==> flow/design.v (excerpt) <==
(* keep_hierarchy = "yes", use_dsp = "yes" *)
module cordic_final #(
    parameter WIDTH = 32,          
    parameter FRAC = 14,           
    parameter ITER = 16,           
    parameter LOG_ITER = 4,         
    parameter POST_STAGES = 5       
)
(
    input wire                    clk,
    input wire                    rst_n,        
    input wire                    start,        
    input wire signed [WIDTH-1:0] x_in,         
    input wire                    func_select,  
    output reg                    busy,         
    output reg                    done,         
    output reg signed [WIDTH:0] result       
);
    localparam signed [WIDTH-1:0] ONE_Q = (1 << FRAC);         
    localparam signed [WIDTH-1:0] ONE_Q_1 = ONE_Q >> 1;         
    localparam signed [WIDTH-1:0] K_INV_SCALED = 16'sd19784;    
    wire [5:0] shift_lut [0:ITER-1];
    wire signed [WIDTH-1:0] atanh_lut [0:ITER-1];
    reg signed [WIDTH-1:0] x_pipe [0:ITER];
    reg signed [WIDTH-1:0] y_pipe [0:ITER];
    reg signed [WIDTH-1:0] z_pipe [0:ITER];
    reg valid_pipe [0:ITER];
    reg signed [WIDTH-1:0] x_input_pipe [0:POST_STAGES-1];
    reg signed [WIDTH-1:0] y_result_pipe [0:POST_STAGES-1];
    reg func_select_pipe [0:POST_STAGES-1];
    reg valid_post_pipe [0:POST_STAGES-1];
    reg signed [2*WIDTH-1:0] x_squared_pipe [0:POST_STAGES-1];
    reg signed [2*WIDTH-1:0] coeff_term_pipe [0:POST_STAGES-1];
    reg signed [WIDTH-1:0] one_minus_approx_pipe [0:POST_STAGES-1];
    reg signed [2*WIDTH-1:0] final_product_pipe [0:POST_STAGES-1];
  ...
Size: ~20000 cells after synthesis, about 1700 flip-flops, about 71 I/O pins, ~0.19 mm^2 of cells after synthesis.
==> flow/config.mk <==
export PLATFORM = sky130hd
export DESIGN_NAME = cordic_final
export DESIGN_NICKNAME = cordic_final
export VERILOG_FILES = /design/flow/design.v
export SDC_FILE = /design/flow/constraint.sdc
export NUM_CORES = 4
export LEC_CHECK = 0
export CAP_MARGIN = 20
export CORE_MARGIN = 2
export CORE_UTILIZATION = 40
export SLEW_MARGIN = 20
==> flow/constraint.sdc <==
create_clock -name core_clock -period 10.8 [get_ports {clk}]
set_input_delay 2.1600 -clock core_clock [delete_from_list [all_inputs] [get_ports {clk}]]
set_output_delay 2.1600 -clock core_clock [all_outputs]
set_load 0.01 [all_outputs]
run.sh (not shown) runs the stock make flow with config.mk's settings and CLKGATE_MAP_FILE=.
Then changed:
- CORE_UTILIZATION: 40 -> 72
- PLACE_DENSITY: default -> 0.4
- SETUP_SLACK_MARGIN: default -> 1.08
- clock period: 10.8 -> 8.37 ns (I/O delays scaled with it)
Area after synthesis does not change.
Routed wire length came out higher by 2.1%.
Sequential cell count does not change.
Final area goes up by 0.70%.
Total power went up by 24%.
Worst hold slack is better by 0.017 ns.
Sequential power rose by about 30%.
Setup slack degrades by 1.1 ns.
Global-route usage goes up by 16 points.
Final cell count fell by 9.5%.
Then changed:
- CORE_UTILIZATION: 72 -> 40
- PLACE_DENSITY: 0.4 -> default
- SETUP_SLACK_MARGIN: 1.08 -> default
- clock period: 8.37 -> 16.3 ns (I/O delays scaled with it)
Effect: Utilization goes down by 35 points; setup slack gains 4.9 ns; wire length is lower by 3.6%; worst hold slack is about the same; design area drops by 0.70%.
Then changed:
- ABC_AREA: default -> 1
- CORE_UTILIZATION: 40 -> 72
- CTS_CLUSTER_DIAMETER: default -> 34
- MAX_ROUTING_LAYER: default -> met4
- clock period: 16.3 -> 6.81 ns (I/O delays scaled with it)
Result: The new run died in global routing with GRT-0116; die area is lower by about 40%; area after synthesis is higher by 11%; synthesized cell count is higher by about 30%.


cordic_final again, from the RTL that the note above started with.
clock: 6.2 ns
lec_check: 0
cap_margin: 20
core_margin: 2
core_utilization: 72
cts_cluster_diameter: 375
cts_cluster_size: 10
place_density: 0.4
setup_slack_margin: 1.08
slew_margin: 20
The baseline completed and failed the layout checks on setup timing.
Next try:
CORE_UTILIZATION = 40   (was 72)
CTS_CLUSTER_DIAMETER = default   (was 375)
CTS_CLUSTER_SIZE = default   (was 10)
PLACE_DENSITY = default   (was 0.4)
SETUP_SLACK_MARGIN = default   (was 1.08)
clock period = 10.1 ns   (was 6.2 ns; I/O delays follow)
The new run finished with timing, DRC and antenna clean.
Clock skew rose by 14 ps.
Routed wire length fell by about 3.6%.
Sequential share of layout area rose by 0.72 points.
Via count fell by 6.8%.
Global-route usage fell by 17 points.
Flip-flop count stays the same.
Setup slack gets better by 2800 ps.
Final area fell by 3.5%.
Hold slack gets better by 130 ps.
Utilization fell by 38 points.
Next try:
CAP_MARGIN = 35   (was 20)
CORE_UTILIZATION = 72   (was 40)
CTS_CLUSTER_DIAMETER = 42   (was default)
clock period = 6.89 ns   (was 10.1 ns; I/O delays follow)
=>
- The new run finished with setup timing left
- design area went up by 5.5%
- power went up by 63%
- utilization went up by 39 points
- clock-buffer cell count went up by 53
Next try:
ABC_AREA = 1   (was default)
CAP_MARGIN = 5   (was 35)
CTS_CLUSTER_DIAMETER = 34   (was 42)
SETUP_SLACK_MARGIN = 2.23   (was default)
clock period = 8.25 ns   (was 6.89 ns; I/O delays follow)
Now the flow never finished: it broke off in global routing.
Synthesized area climbs by roughly a tenth.
Die size climbs by roughly a tenth.
Synthesized cell count climbs by a quarter to a third.


Setup of rev 12:
The RTL this note starts from:
==> flow/design.v <==
(* keep_hierarchy = "yes", use_dsp = "yes" *)
module cordic_final #(
    parameter WIDTH = 32,          
    parameter FRAC = 14,           
    parameter ITER = 16,           
    parameter LOG_ITER = 4,         
    parameter POST_STAGES = 5       
)
(
    input wire                    clk,
    input wire                    rst_n,        
    input wire                    start,        
    input wire signed [WIDTH-1:0] x_in,         
    input wire                    func_select,  
    output reg                    busy,         
    output reg                    done,         
    output reg signed [WIDTH:0] result       
);
    localparam signed [WIDTH-1:0] ONE_Q = (1 << FRAC);         
    localparam signed [WIDTH-1:0] ONE_Q_1 = ONE_Q >> 1;         
    localparam signed [WIDTH-1:0] K_INV_SCALED = 16'sd19784;    
    wire [5:0] shift_lut [0:ITER-1];
    wire signed [WIDTH-1:0] atanh_lut [0:ITER-1];
    reg signed [WIDTH-1:0] x_pipe [0:ITER];
    reg signed [WIDTH-1:0] y_pipe [0:ITER];
    reg signed [WIDTH-1:0] z_pipe [0:ITER];
    reg valid_pipe [0:ITER];
    reg signed [WIDTH-1:0] x_input_pipe [0:POST_STAGES-1];
    reg signed [WIDTH-1:0] y_result_pipe [0:POST_STAGES-1];
    reg func_select_pipe [0:POST_STAGES-1];
    reg valid_post_pipe [0:POST_STAGES-1];
    reg signed [2*WIDTH-1:0] x_squared_pipe [0:POST_STAGES-1];
    reg signed [2*WIDTH-1:0] coeff_term_pipe [0:POST_STAGES-1];
    reg signed [WIDTH-1:0] one_minus_approx_pipe [0:POST_STAGES-1];
    reg signed [2*WIDTH-1:0] final_product_pipe [0:POST_STAGES-1];
    reg signed [WIDTH-1:0] extracted_result_pipe [0:POST_STAGES-1];
    reg [1:0] state, next_state;
    reg [LOG_ITER:0] stage_counter;
    localparam [1:0] IDLE = 2'b00;
    localparam [1:0] PROCESS = 2'b01;
    localparam [1:0] OUTPUT = 2'b10;
    reg signed [WIDTH-1:0] x_input_stored;  
    reg                    func_select_stored;
    integer i;
    assign shift_lut[0]  = 6'd1;   assign shift_lut[1]  = 6'd2;   assign shift_lut[2]  = 6'd3;   assign shift_lut[3]  = 6'd4;
    assign shift_lut[4]  = 6'd4;   assign shift_lut[5]  = 6'd5;   assign shift_lut[6]  = 6'd6;   assign shift_lut[7]  = 6'd7;
    assign shift_lut[8]  = 6'd8;   assign shift_lut[9]  = 6'd9;   assign shift_lut[10] = 6'd10;  assign shift_lut[11] = 6'd11;
    assign shift_lut[12] = 6'd12;  assign shift_lut[13] = 6'd13;  assign shift_lut[14] = 6'd13;  assign shift_lut[15] = 6'd14;
    assign atanh_lut[0]  = 16'sd9000;   assign atanh_lut[1]  = 16'sd4185;   assign atanh_lut[2]  = 16'sd2059;   assign atanh_lut[3]  = 16'sd1025;
    assign atanh_lut[4]  = 16'sd1025;   assign atanh_lut[5]  = 16'sd512;    assign atanh_lut[6]  = 16'sd256;    assign atanh_lut[7]  = 16'sd128;
    assign atanh_lut[8]  = 16'sd64;     assign atanh_lut[9]  = 16'sd32;     assign atanh_lut[10] = 16'sd16;     assign atanh_lut[11] = 16'sd8;
    assign atanh_lut[12] = 16'sd4;      assign atanh_lut[13] = 16'sd2;      assign atanh_lut[14] = 16'sd2;      assign atanh_lut[15] = 16'sd1;
    genvar stage;
    generate 
        for (stage = 0; stage < ITER; stage = stage + 1) 
        begin : cordic_pipeline
            wire z_positive;
            wire [5:0] current_shift;
            wire signed [WIDTH-1:0] x_shifted;
            wire signed [WIDTH-1:0] y_shifted;
            wire signed [WIDTH-1:0] atanh_val;
            assign z_positive = ~z_pipe[stage][WIDTH-1];
            assign current_shift = shift_lut[stage];
            assign x_shifted = x_pipe[stage] >>> current_shift;
            assign y_shifted = y_pipe[stage] >>> current_shift;
            assign atanh_val = atanh_lut[stage];
            always @(posedge clk or negedge rst_n) begin
                if (!rst_n) begin
                    x_pipe[stage+1] <= {WIDTH{1'b0}};
                    y_pipe[stage+1] <= {WIDTH{1'b0}};
                    z_pipe[stage+1] <= {WIDTH{1'b0}};
                    valid_pipe[stage+1] <= 1'b0;
                end else begin
                    (* use_dsp = "yes" *) x_pipe[stage+1] <= z_positive ? (x_pipe[stage] + y_shifted) : (x_pipe[stage] - y_shifted);
                    (* use_dsp = "yes" *) y_pipe[stage+1] <= z_positive ? (y_pipe[stage] + x_shifted) : (y_pipe[stage] - x_shifted);
                    (* use_dsp = "yes" *) z_pipe[stage+1] <= z_positive ? (z_pipe[stage] - atanh_val) : (z_pipe[stage] + atanh_val);
                    valid_pipe[stage+1] <= valid_pipe[stage];
                end
            end
        end
    endgenerate
    always @(posedge clk or negedge rst_n) begin
        if (!rst_n) begin
            x_input_pipe[0] <= {WIDTH{1'b0}};
            y_result_pipe[0] <= {WIDTH{1'b0}};
            func_select_pipe[0] <= 1'b0;
            valid_post_pipe[0] <= 1'b0;
            x_squared_pipe[0] <= {(2*WIDTH){1'b0}};
        end else begin
            x_input_pipe[0] <= x_input_stored;
            y_result_pipe[0] <= y_pipe[ITER];
            func_select_pipe[0] <= func_select_stored;
            valid_post_pipe[0] <= valid_pipe[ITER];
            (* use_dsp = "yes" *) x_squared_pipe[0] <= $signed(x_input_stored) * $signed(x_input_stored);
        end
    end
    always @(posedge clk or negedge rst_n) begin
        if (!rst_n) begin
            x_input_pipe[1] <= {WIDTH{1'b0}};
            y_result_pipe[1] <= {WIDTH{1'b0}};
            func_select_pipe[1] <= 1'b0;
            valid_post_pipe[1] <= 1'b0;
            coeff_term_pipe[1] <= {(2*WIDTH){1'b0}};
        end else begin
            x_input_pipe[1] <= x_input_pipe[0];
            y_result_pipe[1] <= y_result_pipe[0];
            func_select_pipe[1] <= func_select_pipe[0];
            valid_post_pipe[1] <= valid_post_pipe[0];
            (* use_dsp = "yes" *) coeff_term_pipe[1] <= (x_squared_pipe[0] * 23900) >>> 30;
        end
    end
    always @(posedge clk or negedge rst_n) begin
        if (!rst_n) begin
            x_input_pipe[2] <= {WIDTH{1'b0}};
            y_result_pipe[2] <= {WIDTH{1'b0}};
            func_select_pipe[2] <= 1'b0;
            valid_post_pipe[2] <= 1'b0;
            one_minus_approx_pipe[2] <= {WIDTH{1'b0}};
        end else begin
            x_input_pipe[2] <= x_input_pipe[1];
            y_result_pipe[2] <= y_result_pipe[1];
            func_select_pipe[2] <= func_select_pipe[1];
            valid_post_pipe[2] <= valid_post_pipe[1];
            (* use_dsp = "yes" *) one_minus_approx_pipe[2] <= ONE_Q - coeff_term_pipe[1][WIDTH-1:0];
        end
    end
    always @(posedge clk or negedge rst_n) begin
        if (!rst_n) begin
            x_input_pipe[3] <= {WIDTH{1'b0}};
            y_result_pipe[3] <= {WIDTH{1'b0}};
            func_select_pipe[3] <= 1'b0;
            valid_post_pipe[3] <= 1'b0;
            final_product_pipe[3] <= {(2*WIDTH){1'b0}};
        end else begin
            x_input_pipe[3] <= x_input_pipe[2];
            y_result_pipe[3] <= y_result_pipe[2];
            func_select_pipe[3] <= func_select_pipe[2];
            valid_post_pipe[3] <= valid_post_pipe[2];
            (* use_dsp = "yes" *) final_product_pipe[3] <= $signed(y_result_pipe[2]) * $signed(one_minus_approx_pipe[2]);
        end
    end
    always @(posedge clk or negedge rst_n) begin
        if (!rst_n) begin
            x_input_pipe[4] <= {WIDTH{1'b0}};
            y_result_pipe[4] <= {WIDTH{1'b0}};
            func_select_pipe[4] <= 1'b0;
            valid_post_pipe[4] <= 1'b0;
            extracted_result_pipe[4] <= {WIDTH{1'b0}};
        end else begin
            x_input_pipe[4] <= x_input_pipe[3];
            y_result_pipe[4] <= y_result_pipe[3];
            func_select_pipe[4] <= func_select_pipe[3];
            valid_post_pipe[4] <= valid_post_pipe[3];
            (* use_dsp = "yes" *) extracted_result_pipe[4] <= final_product_pipe[3] >>> FRAC;
        end
    end
    always @(*) begin
        case (state)
            IDLE: next_state = start ? PROCESS : IDLE;
            PROCESS: next_state = (stage_counter >= ITER + POST_STAGES + 3) ? OUTPUT : PROCESS; 
            OUTPUT: next_state = IDLE;
            default: next_state = IDLE;
        endcase
    end  
    always @(posedge clk or negedge rst_n) begin
        if (!rst_n) begin
            state <= IDLE;
            busy <= 1'b0;
            done <= 1'b0;
            result <= {WIDTH{1'b0}};
            stage_counter <= {(LOG_ITER+1){1'b0}};
            x_pipe[0] <= {WIDTH{1'b0}};
            y_pipe[0] <= {WIDTH{1'b0}};
            z_pipe[0] <= {WIDTH{1'b0}};
            valid_pipe[0] <= 1'b0;
            x_input_stored <= {WIDTH{1'b0}};
            func_select_stored <= 1'b0;
        end else begin
            state <= next_state;
            done <= 1'b0;  
            case (state)
                IDLE: begin
                    busy <= 1'b0;
                    stage_counter <= {(LOG_ITER+1){1'b0}};
                    if (start) begin
                        x_pipe[0] <= K_INV_SCALED;  
                        y_pipe[0] <= {WIDTH{1'b0}}; 
                        func_select_stored <= func_select;
                        if (func_select) begin  
                            z_pipe[0] <= x_in; 
                            x_input_stored <= x_in;
                        end else begin  
                            z_pipe[0] <= $signed(x_in) >>> 1; 
                            x_input_stored <= $signed(x_in) >>> 1;
                        end
                        valid_pipe[0] <= 1'b1;
                        busy <= 1'b1;
                        stage_counter <= {(LOG_ITER+1){1'b0}};
                    end
                end
                PROCESS: begin
                    stage_counter <= stage_counter + 1'b1;
                end
                OUTPUT: begin
                    busy <= 1'b0;
                    if (valid_post_pipe[POST_STAGES-1]) begin
                        if (func_select_pipe[POST_STAGES-1]) begin
                            result <= extracted_result_pipe[POST_STAGES-1];
                        end else begin
                            result <= (extracted_result_pipe[POST_STAGES-1] + ONE_Q) >>> 1;
                        end
                        done <= 1'b1;
                    end
                end
                default: begin
                    state <= IDLE;
                end
            endcase
        end
    end
endmodule                      
clock: 12.0 ns
lec_check: 0
cap_margin: 20
core_margin: 2
core_utilization: 40
slew_margin: 20
Both conditions hold for rev 12: the flow ran to the end and the final layout passed the timing, design-rule and antenna checks.
Modified inputs, rev 13 compared to rev 12
diff --git a/flow/config.mk b/flow/config.mk
--- a/flow/config.mk
+++ b/flow/config.mk
@@ -7,0 +8 @@
+export ABC_AREA = 1
@@ -10 +11,3 @@
-export CORE_UTILIZATION = 40
+export CORE_UTILIZATION = 70
+export CTS_CLUSTER_DIAMETER = 233
+export CTS_CLUSTER_SIZE = 23
==> flow/constraint.sdc <==
create_clock -name core_clock -period 2.47 [get_ports {clk}]
set_input_delay 0.4940 -clock core_clock [delete_from_list [all_inputs] [get_ports {clk}]]
set_output_delay 0.4940 -clock core_clock [all_outputs]
set_load 0.01 [all_outputs]
==> results <==
Rev 13: it failed during 5_1_grt, and the tool reported GRT-0116. What rev 13 reported for net count entering floorplan has to be multiplied by 0.79 to get the figure for rev 12. Compared with rev 12, rev 13 shows a worst slack at placement that is 7.10 ns lower. In the tables for rev 12 and rev 13, sequential share of the synthesized area reads lower with rev 13. Delta (rev 13 minus rev 12): post-synthesis cell type count fell by 12; die footprint -about 36%.
Power figures rest on the tool's default switching activity, not on a simulated workload.
